// cordic
module cordic (clk, rst, s, angle, done, sine, cosine);
    input                   clk, rst, s;
    input   signed  [31:0]  angle;
    output  reg             done;
    output  signed  [31:0]  sine, cosine;
    reg              [1:0]  y, yn;
    wire                    z;
    wire             [3:0]  cntr_val0;
    wire    signed  [31:0]  atan [0:15];
    reg                     reg_ld_angle, reg_ld_sine, reg_ld_cosine, cntr_ld0, cntr_en0;
    wire    signed  [31:0]  reg_ld_val_angle, reg_ld_val_sine, reg_ld_val_cosine;
    wire    signed  [31:0]  reg_val_angle, reg_val_sine, reg_val_cosine, bshft_val_cosine, bshft_val_sine;
    assign atan[0]  = 450_000_000;
    assign atan[1]  = 265_650_512;
    assign atan[2]  = 140_362_435;
    assign atan[3]  = 071_250_163;
    assign atan[4]  = 035_763_344;
    assign atan[5]  = 017_899_106;
    assign atan[6]  = 008_951_737;
    assign atan[7]  = 004_476_142;
    assign atan[8]  = 002_381_050;
    assign atan[9]  = 001_119_057;
    assign atan[10] = 000_559_529;
    assign atan[11] = 000_279_765;
    assign atan[12] = 000_139_882;
    assign atan[13] = 000_069_941;
    assign atan[14] = 000_034_971;
    assign atan[15] = 000_017_485;
    always @(posedge clk, posedge rst) begin
        if (rst) begin
            y <= 0;
        end else begin
            y <= yn;
        end
    end
    always @(y, s, z) begin
        case (y)
            0: begin
                if (~s) begin
                    yn <= 0;
                end else begin
                    yn <= 1;
                end
            end
            1: begin
                if (~z) begin
                    yn <= 1;
                end else begin
                    yn <= 2;
                end
  ...
clock: 7.5 ns
lec_check: 0
abc_area: 1
cap_margin: 20
core_margin: 7
core_utilization: 40
cts_cluster_diameter: 197
cts_cluster_size: 98
place_density_lb_addon: 0.27
setup_slack_margin: -0.1
slew_margin: 20
tns_end_percent: 5
run.sh (not shown) runs the stock make flow with config.mk's settings and CLKGATE_MAP_FILE=.
==> next run, changes <==
Settings changed: ABC_AREA 1 to not set, CORE_ASPECT_RATIO set to 1.08, CORE_MARGIN 7 to 2, CORE_UTILIZATION 40 to 36, CTS_CLUSTER_DIAMETER 197 to 136, CTS_CLUSTER_SIZE 98 to 67, GPL_TIMING_DRIVEN set to 1, PLACE_DENSITY_LB_ADDON 0.27 to not set, SETUP_SLACK_MARGIN -0.1 to not set, SLEW_MARGIN 20 to 40, TNS_END_PERCENT 5 to not set.
The changed run ran to the end with no violations. Flip-flop count stays the same. Fmax decreases by a little under a tenth. Synthesized cell count goes down by about a fifth. Die area stays flat. Cell area rises by a few percent. Wire length is higher by about a fifth. Area after synthesis fell slightly. Worst setup slack got worse by 560 ps.
==> next run, changes <==
Settings changed: CTS_CLUSTER_DIAMETER 136 to 204, CTS_CLUSTER_SIZE 67 to not set, GPL_TIMING_DRIVEN 1 to 0.
=>
- With this change the flow finished with negative setup slack left
- worst setup slack is worse by 370 ps
- sequential share of layout area decreases by 0.28 points
- die size is unchanged
- global-route usage goes up by 20 points
- count of clock-buffer cells in the layout shrinks by 1
- hold slack stays flat
==> next run, changes <==
Settings changed: CORE_ASPECT_RATIO 1.08 to not set, CORE_UTILIZATION 36 to 46, CTS_CLUSTER_DIAMETER 204 to not set, GPL_TIMING_DRIVEN 0 to not set, SETUP_SLACK_MARGIN set to 0.3, SLEW_MARGIN 40 to 20.
Clock period 7.5 ns to 6.38 ns, I/O delays scaled along.
This time the run completed with no timing, DRC or antenna violations.
Global-route usage drops by 9.2 points.
Clock-buffer cell count does not change.
Final area grows by 9.2%.
==> next run, changes <==
Settings changed: CORE_ASPECT_RATIO set to 1.08, CORE_UTILIZATION 46 to 36, SETUP_SLACK_MARGIN 0.3 to not set.
Clock period 6.38 ns to 7.5 ns, I/O delays scaled along.
Final area goes down by 11%.
Routed wire length goes down by 3.6%.
Via count goes down by 7.7%.
Final cell count goes down by 1.3%.
Synthesized cell count is unchanged.
==> next run, changes <==
Settings changed: CORE_ASPECT_RATIO 1.08 to not set, CORE_UTILIZATION 36 to 66, CTS_CLUSTER_DIAMETER set to 303, MAX_ROUTING_LAYER set to met4, SETUP_SLACK_MARGIN set to 0.3, TNS_END_PERCENT set to 5.
Clock period 7.5 ns to 3.13 ns, I/O delays scaled along.
After rerunning:
- The changed run ended with an error in 4_1_cts, error DPL-0038
- area after synthesis does not change
- die area fell by 45%
- synthesized cell count is unchanged

Starting RTL as in the previous note.
Design cordic, start of the top module:
module cordic (clk, rst, s, angle, done, sine, cosine);
    input                   clk, rst, s;
    input   signed  [31:0]  angle;
    output  reg             done;
    output  signed  [31:0]  sine, cosine;
    reg              [1:0]  y, yn;
    wire                    z;
    wire             [3:0]  cntr_val0;
    wire    signed  [31:0]  atan [0:15];
    reg                     reg_ld_angle, reg_ld_sine, reg_ld_cosine, cntr_ld0, cntr_en0;
    wire    signed  [31:0]  reg_ld_val_angle, reg_ld_val_sine, reg_ld_val_cosine;
    wire    signed  [31:0]  reg_val_angle, reg_val_sine, reg_val_cosine, bshft_val_cosine, bshft_val_sine;
    assign atan[0]  = 450_000_000;
    assign atan[1]  = 265_650_512;
    assign atan[2]  = 140_362_435;
    assign atan[3]  = 071_250_163;
    assign atan[4]  = 035_763_344;
    assign atan[5]  = 017_899_106;
    assign atan[6]  = 008_951_737;
    assign atan[7]  = 004_476_142;
    assign atan[8]  = 002_381_050;
    assign atan[9]  = 001_119_057;
    assign atan[10] = 000_559_529;
    assign atan[11] = 000_279_765;
    assign atan[12] = 000_139_882;
    assign atan[13] = 000_069_941;
    assign atan[14] = 000_034_971;
    assign atan[15] = 000_017_485;
    always @(posedge clk, posedge rst) begin
        if (rst) begin
            y <= 0;
        end else begin
            y <= yn;
        end
    end
    always @(y, s, z) begin
        case (y)
            0: begin
                if (~s) begin
                    yn <= 0;
                end else begin
                    yn <= 1;
                end
            end
            1: begin
                if (~z) begin
                    yn <= 1;
                end else begin
                    yn <= 2;
                end
            end
            2: begin
                if (s) begin
                    yn <= 2;
                end else begin
                    yn <= 0;
                end
  ...
Settings: LEC_CHECK=0, CAP_MARGIN=20, CORE_MARGIN=2, CORE_UTILIZATION=50, SETUP_SLACK_MARGIN=1.42, SLEW_MARGIN=20; clock period 7.5 ns.
The first run finished with timing, DRC and antenna clean.
Edit:
Settings changed: ABC_AREA set to 1, CORE_ASPECT_RATIO set to 0.5, CORE_UTILIZATION 50 to 40, CTS_CLUSTER_DIAMETER set to 197, CTS_CLUSTER_SIZE set to 98, HOLD_SLACK_MARGIN set to 0.22, PLACE_DENSITY_LB_ADDON set to 0.27, SETUP_SLACK_MARGIN 1.42 to unset, TNS_END_PERCENT set to 5.
Non-clock buffer count came out lower by 142.
Cell count came out higher by a quarter to a third.
Routed wire length came out lower by roughly a tenth.

Setup of alpha:
cordic again, from the RTL that the note above started with.
## cordic
module cordic (clk, rst, s, angle, done, sine, cosine);
    input                   clk, rst, s;
    input   signed  [31:0]  angle;
    output  reg             done;
    output  signed  [31:0]  sine, cosine;
    reg              [1:0]  y, yn;
    wire                    z;
    wire             [3:0]  cntr_val0;
    wire    signed  [31:0]  atan [0:15];
    reg                     reg_ld_angle, reg_ld_sine, reg_ld_cosine, cntr_ld0, cntr_en0;
    wire    signed  [31:0]  reg_ld_val_angle, reg_ld_val_sine, reg_ld_val_cosine;
    wire    signed  [31:0]  reg_val_angle, reg_val_sine, reg_val_cosine, bshft_val_cosine, bshft_val_sine;
    assign atan[0]  = 450_000_000;
    assign atan[1]  = 265_650_512;
    assign atan[2]  = 140_362_435;
    assign atan[3]  = 071_250_163;
    assign atan[4]  = 035_763_344;
    assign atan[5]  = 017_899_106;
    assign atan[6]  = 008_951_737;
    assign atan[7]  = 004_476_142;
    assign atan[8]  = 002_381_050;
    assign atan[9]  = 001_119_057;
    assign atan[10] = 000_559_529;
    assign atan[11] = 000_279_765;
    assign atan[12] = 000_139_882;
    assign atan[13] = 000_069_941;
    assign atan[14] = 000_034_971;
    assign atan[15] = 000_017_485;
    always @(posedge clk, posedge rst) begin
        if (rst) begin
            y <= 0;
        end else begin
            y <= yn;
        end
    end
    always @(y, s, z) begin
        case (y)
            0: begin
                if (~s) begin
                    yn <= 0;
                end else begin
                    yn <= 1;
                end
            end
  ...
Settings: LEC_CHECK=0, CAP_MARGIN=5, CORE_ASPECT_RATIO=1.08, CORE_MARGIN=2, CORE_UTILIZATION=36, CTS_CLUSTER_DIAMETER=136, CTS_CLUSTER_SIZE=66, GPL_TIMING_DRIVEN=0, SETUP_SLACK_MARGIN=-0.65, SLEW_MARGIN=40; clock period 7.5 ns.
The flow for alpha finished, though final verification flagged setup timing.
Setup changes, alpha to beta
Settings: CTS_CLUSTER_SIZE now 63, was 66; MIN_ROUTING_LAYER now met2, previously not set; MAX_ROUTING_LAYER now met4, previously not set; SLEW_MARGIN now 20, was 40; CORE_UTILIZATION now 69, was 36; CELL_PAD_IN_SITES_DETAIL_PLACEMENT now 2, previously not set.
## What came out
- The initial cell density of the core in beta sits 34 points above the value recorded for alpha.
- Post-synthesis share of cell area spent on xor and xnor gates: beta vs alpha identical
- Diff beta..alpha | sequential element share of the synthesized area | unchanged
- beta did not make it past detailed placement, where a tool error ended it.
[inputs] gamma vs beta
Settings: removing MIN_ROUTING_LAYER (formerly met2); changing CAP_MARGIN from 5 to 20; setting TNS_END_PERCENT to 5 for the first time; setting ABC_AREA to 1 for the first time; removing CELL_PAD_IN_SITES_DETAIL_PLACEMENT (formerly 2); removing CORE_ASPECT_RATIO (formerly 1.08); changing CTS_CLUSTER_SIZE from 63 to 98; removing GPL_TIMING_DRIVEN (formerly 0); removing MAX_ROUTING_LAYER (formerly met4); removing SETUP_SLACK_MARGIN (formerly -0.65); changing CORE_UTILIZATION from 69 to 40; setting PLACE_DENSITY_LB_ADDON to 0.27 for the first time; changing CTS_CLUSTER_DIAMETER from 136 to 197.
==> comparison <==
- beta and gamma: one clean run, gamma; the rest did not finish clean.
- Core utilization at floorplan ended up 30 points lower on gamma than on beta.
- Taking beta as the reference point, the synthesized instance count of gamma rises by 28%.
- Comparing gamma and beta, area share of xor/xnor cells in the synthesized design is lower on gamma.
diff inputs: gamma => delta
Settings: CTS_CLUSTER_DIAMETER: 197 -> 350; SETUP_SLACK_MARGIN: unset -> 0.3; PLACE_DENSITY_LB_ADDON: 0.27 -> unset; CORE_UTILIZATION: 40 -> 72; PLACE_DENSITY: unset -> 0.43; CTS_CLUSTER_SIZE: 98 -> 100; TNS_END_PERCENT: 5 -> unset; the clock period (ns, I/O delays scaled along): 7.5 -> 4.32.
## What came out
Compared to gamma, delta has placeable core area 22,000 sq um lower. delta terminated abnormally: detailed placement reported DPL-0033. Weighted congestion reported at the end of routability-driven placement, gamma and delta, higher one = delta. Comparing gamma and delta, the higher die footprint was measured on gamma. Re adder-cell area share of the yosys netlist: no difference whatsoever between delta and gamma. X dimension of the die: higher on gamma. Reported for gamma and delta, number of synthesized register bits turned out identical to the last digit. On count of standard-cell rows, the higher figure sits with gamma, not delta. From gamma to delta, synthesized instance count did not move at all.
